Design my_top_architecture, start of the top module:
module my_top_architecture (
    input clock,
    input resetn,
    input tunning,  
    input mode_switch,  
    input increment_button,  
    output wire [47:0] segment_out
);
clock: 12.6 ns
lec_check: 0
abc_area: 1
cap_margin: 20
core_margin: 2
core_utilization: 72
cts_cluster_size: 97
gpl_routability_driven: 1
max_routing_layer: met5
min_routing_layer: met1
place_density_lb_addon: 0.2
setup_slack_margin: 3.23
slew_margin: 40
run.sh (not shown) runs the stock make flow with config.mk's settings and CLKGATE_MAP_FILE=.
The first run never finished: it broke off in global routing (5_1_grt), error DPL-0038.
Edit:
- CORE_UTILIZATION: 72 -> 65
- CTS_CLUSTER_SIZE: 97 -> 72
- PLACE_DENSITY_LB_ADDON: 0.2 -> 0.05
- SETUP_SLACK_MARGIN: 3.23 -> -0.62
- SLEW_MARGIN: 40 -> 5
- clock period: 12.6 -> 10.7 ns (I/O delays scaled with it)
Outcome: This time the run completed and failed the layout checks on negative setup slack; synthesized cell count is unchanged; die size is higher by about 10%; synthesized area stays the same.
Edit:
- ABC_AREA: 1 -> 0
- CORE_UTILIZATION: 65 -> 72
- CTS_CLUSTER_SIZE: 72 -> 22
- PLACE_DENSITY_LB_ADDON: 0.05 -> 0.01
- SETUP_SLACK_MARGIN: -0.62 -> 0.88
- clock period: 10.7 -> 3.32 ns (I/O delays scaled with it)
Effect: The changed run never finished: it broke off in clock tree synthesis (4_1_cts). Synthesized area went up by 38%. Die size went up by 24%. Synthesized cell count went up by 20%.
Edit:
- ABC_AREA: 0 -> 1
- CTS_CLUSTER_SIZE: 22 -> 73
- PLACE_DENSITY_LB_ADDON: 0.01 -> 0.05
- SETUP_SLACK_MARGIN: 0.88 -> -0.51
- clock period: 3.32 -> 10.7 ns (I/O delays scaled with it)
After rerunning: This time the run aborted during global routing (5_1_grt) on ODB-0269. Die area came out lower by 27%. Synthesized cell count came out lower by 16%. Synthesized area came out lower by 27%.
Edit:
- CORE_MARGIN: 2 -> 6
- CORE_UTILIZATION: 72 -> 38
- CTS_CLUSTER_DIAMETER: not set -> 387
- CTS_CLUSTER_SIZE: 73 -> 20
- SETUP_SLACK_MARGIN: -0.51 -> -0.7
- TNS_END_PERCENT: not set -> 15
This time the run reached the layout checks and failed them: negative setup slack. Synthesized cell count stays the same. Synthesized area is unchanged. Die size is higher by 100%.

* * *

== run 1 ==
Starting RTL as in the previous note.
clock: 21.0 ns
lec_check: 0
cap_margin: 20
core_margin: 2
core_utilization: 64
cts_cluster_size: 97
place_density: 0.6
slew_margin: 20
Run 1 completed every stage of the flow, and the final layout passed the timing, DRC and antenna checks.
Changes in run 2 relative to run 1:
- CTS_CLUSTER_SIZE no longer set, was 97
- CORE_UTILIZATION now 40, was 64
- the clock period (ns, I/O delays scaled along) now 12.0, was 21.0
Summary of the comparison: worst hold slack is lower in run 2, relative to run 1.
Run 2 went all the way through the flow, and no timing, DRC or antenna check failed.
In the metrics for run 2 and run 1, the one carrying the lower aggregate global-route resource usage is run 2.
Relative to run 1, synthesis-to-layout area growth increased by 10 points in run 2.
Between run 2 and run 1, it is run 2 whose sequential portion of the cell area is lower, by 1.6 points.
Between run 1 and run 2, the flow reports non-clock buffer count increasing by more than 100%.
Relative to run 1, share of the clock period used by the worst path has increased by 29 points in run 2.
Diff run 1 -> run 2 | largest net degree at the start of global routing | down by more than 10%
Setup changes, run 2 to run 3
- swapping 40 for 72 in CORE_UTILIZATION
- putting ABC_AREA at 1 where nothing was set
- swapping 12.0 for 21.0 in the clock period (ns, I/O delays scaled along)
==> results <==
- Largest driver fanout on the critical path in run 3 vs run 2: up 3
- Run 3 reports a higher worst setup timing slack at the placement stage than run 2 does.
- Run 3: end-of-flow core utilization 33 points above run 2
- Compared with run 2, run 3 shows worst reg-to-reg path cell count that has gone up by more than 100%.
- Changes observed in run 3 relative to run 2: global-route wire length before repair fell 44%; via count fell about 34%; normalized max-slew margin fell 0.21 points.
- Run 3 reports its master of the slowest instance on the critical path as sky130_fd_sc_hd__dfrtp_1 while run 2 reports sky130_fd_sc_hd__or4_4.
Changes in run 4 relative to run 3:
- an added SETUP_SLACK_MARGIN of 4.84
- a change of CORE_UTILIZATION from 72 to 51
- an added TNS_END_PERCENT of 10
Results
Relative to run 3, the depth of the worst register-to-register path measured on run 4 has increased by a few percent.
Run 4 ends up with a global routing usage on met3 that is 0.25 points lower than in run 3.
~same number of nets in the layout in run 4 and run 3
Run 4: total number of cells along the worst setup path 5 above run 3

* * *

## T
The RTL this note starts from:
==> flow/design.v <==
module edge_detector (
    input clock,
    input resetn,
    input increment_button,
    input tunning,
    output reg increment_signal
);
reg increment_button_prev;
reg reset_delay;  
always @(posedge clock or negedge resetn) begin
    if (!resetn) begin
        increment_button_prev <= 0;
        increment_signal <= 0;
        reset_delay <= 1'b1;  
    end else begin
        if (reset_delay != 1'b0) begin
            reset_delay <= reset_delay - 1'b1;
            increment_signal <= 0;  
        end else begin
            if (!increment_button_prev && increment_button && tunning) begin
                increment_signal <= 1;  
            end else begin
                increment_signal <= 0;  
            end
        end
        increment_button_prev <= increment_button;  
    end
end
endmodule
module my_counter #
(
    parameter counter_size = 31,
    parameter counter_limit = 32'd50000000
)
(
    input clock,
    input resetn,
    input enable,
    output reg [counter_size:0] counter
);
always @ (posedge clock or negedge resetn)
begin
    if (resetn == 1'b0) begin
        counter <= 'b0;
    end
    else begin
        if (enable == 1'b1) begin
            if (counter == counter_limit) begin
                counter <= 'b0;
            end
            else begin
                counter <= counter + 1'b1;
            end    
        end
        else begin
            counter <= counter;
        end
    end
end
endmodule
module my_signal_pulse #(
	parameter signal_period_one = 32'd50000000
)
(
input clock,
input resetn,
input [31:0] counter, 
output reg signal_gen
);
always @ (posedge clock or negedge resetn)
begin
  if(resetn == 1'b0) begin
    signal_gen <= 1'b0;
   end  
   else begin
	if(counter == signal_period_one) begin
		signal_gen <= 1'b1;
	end
	else begin
		signal_gen <= 1'b0;
	end
   end 
end
endmodule
module my_decoder (
    input clock,
    input resetn,
    input [31:0] seconds_in,
    input [31:0] minutes_in,
    input [31:0] hours_in,
    output reg [47:0] segment_out  
);
function [7:0] digit_to_segment;
    input [3:0] digit;
    case (digit)
        4'd0: digit_to_segment = 8'b11000000;  
        4'd1: digit_to_segment = 8'b11111001;  
        4'd2: digit_to_segment = 8'b10100100;  
        4'd3: digit_to_segment = 8'b10110000;  
        4'd4: digit_to_segment = 8'b10011001;  
        4'd5: digit_to_segment = 8'b10010010;  
        4'd6: digit_to_segment = 8'b10000010;  
        4'd7: digit_to_segment = 8'b11111000;  
        4'd8: digit_to_segment = 8'b10000000;  
        4'd9: digit_to_segment = 8'b10010000;  
        default: digit_to_segment = 8'b11000000;  
    endcase
endfunction
always @(posedge clock or negedge resetn) begin
    if (!resetn) begin
        segment_out <= {digit_to_segment(4'd0), digit_to_segment(4'd0), digit_to_segment(4'd0),
		  digit_to_segment(4'd0), digit_to_segment(4'd0), digit_to_segment(4'd0)};  
    end else begin
        if (seconds_in < 32'd60 && minutes_in < 32'd60 && hours_in < 32'd24) begin
            segment_out[7:0]   <= digit_to_segment(seconds_in % 10);  
            segment_out[15:8]  <= digit_to_segment(seconds_in / 10);  
            segment_out[23:16] <= digit_to_segment(minutes_in % 10);  
            segment_out[31:24] <= digit_to_segment(minutes_in / 10);  
            segment_out[39:32] <= digit_to_segment(hours_in % 10);    
            segment_out[47:40] <= digit_to_segment(hours_in / 10);    
        end else begin
            segment_out <= {digit_to_segment(4'd0), digit_to_segment(4'd0), digit_to_segment(4'd0), 
				digit_to_segment(4'd0), digit_to_segment(4'd0), digit_to_segment(4'd0)}; 
        end
    end
end
endmodule
module my_top_architecture (
    input clock,
    input resetn,
    input tunning,  
    input mode_switch,  
    input increment_button,  
    output wire [47:0] segment_out
);
wire [31:0] main_counter;
wire [31:0] seconds_counter;
wire [31:0] minutes_counter;
wire [31:0] hours_counter;
wire enable_seconds_counter;
wire enable_minutes_counter;
wire enable_hours_counter;
wire increment_signal;  
edge_detector edge_detector_inst (
    .clock(clock),
    .resetn(resetn),
    .increment_button(increment_button),
    .tunning(tunning),
    .increment_signal(increment_signal)
);
my_counter #(
    .counter_size(31),
    .counter_limit(32'd999)  
) main_counter_inst (
    .clock(clock),
    .resetn(resetn),
    .enable(1'b1),  
    .counter(main_counter)
);
my_signal_pulse #(
    .signal_period_one(32'd999)  
) my_signal_pulse_inst (
    .clock(clock),
    .resetn(resetn),
    .counter(main_counter),
    .signal_gen(enable_seconds_counter)  
);
my_counter #(
    .counter_size(31),
    .counter_limit(32'd59)  
) seconds_counter_inst (
    .clock(clock),
    .resetn(resetn),
    .enable(enable_seconds_counter && !tunning),  
    .counter(seconds_counter)
);
assign enable_minutes_counter = (enable_seconds_counter && (seconds_counter == 32'd59) && !tunning);
my_counter #(
    .counter_size(31),
    .counter_limit(32'd59)
) minutes_counter_inst (
    .clock(clock),
    .resetn(resetn),
    .enable(enable_minutes_counter || (increment_signal && mode_switch)),  
    .counter(minutes_counter)
);
assign enable_hours_counter = (enable_minutes_counter && (minutes_counter == 32'd59) && !tunning);
my_counter #(
    .counter_size(31),
    .counter_limit(32'd23)  
) hours_counter_inst (
    .clock(clock),
    .resetn(resetn),
    .enable(enable_hours_counter || (increment_signal && !mode_switch)),  
    .counter(hours_counter)
);
my_decoder my_decoder_inst (
    .clock(clock),
    .resetn(resetn),
    .seconds_in(seconds_counter),
    .minutes_in(minutes_counter),
    .hours_in(hours_counter),
    .segment_out(segment_out)
);
endmodule
Settings: LEC_CHECK=0, ABC_AREA=0, CAP_MARGIN=20, CORE_ASPECT_RATIO=0.73, CORE_MARGIN=2, CORE_UTILIZATION=72, CTS_CLUSTER_DIAMETER=197, CTS_CLUSTER_SIZE=80, GPL_ROUTABILITY_DRIVEN=0, MAX_ROUTING_LAYER=met5, MIN_ROUTING_LAYER=met1, PLACE_DENSITY_LB_ADDON=0.01, SETUP_SLACK_MARGIN=0.96, SLEW_MARGIN=5; clock period 3.32 ns.
T did not finish: a tool error stopped it during 4_1_cts.
[inputs] S vs T
# T
export LEC_CHECK = 0
export ABC_AREA = 0
export CAP_MARGIN = 20
export CORE_ASPECT_RATIO = 0.73
export CORE_MARGIN = 2
export CORE_UTILIZATION = 72
export CTS_CLUSTER_DIAMETER = 197
export CTS_CLUSTER_SIZE = 80
export GPL_ROUTABILITY_DRIVEN = 0
export MAX_ROUTING_LAYER = met5
export MIN_ROUTING_LAYER = met1
export PLACE_DENSITY_LB_ADDON = 0.01
export SETUP_SLACK_MARGIN = 0.96
export SLEW_MARGIN = 5
create_clock -name core_clock -period 3.32 [get_ports {clock}]
# S
export LEC_CHECK = 0
export ABC_AREA = 1
export CAP_MARGIN = 20
export CORE_MARGIN = 2
export CORE_UTILIZATION = 58
export GPL_ROUTABILITY_DRIVEN = 1
export MAX_ROUTING_LAYER = met5
export MIN_ROUTING_LAYER = met1
export PLACE_DENSITY_LB_ADDON = 0.05
export SETUP_SLACK_MARGIN = 0.49
export SLEW_MARGIN = 5
create_clock -name core_clock -period 10.7 [get_ports {clock}]
--- outcome ---
Although it ran to completion, S produced a layout that fails the final checks because of capacitance limit, slew limit, setup timing. In the metrics for S and T, the one carrying the higher share of synthesized cell area in full adder, half adder and majority cells is S. The area fraction in mux cells in S sits 3.6 points below the value recorded for T. Xor and xnor fraction of the mapped netlist area is lower on S. [S] area of placed instances fell 43% relative to T.
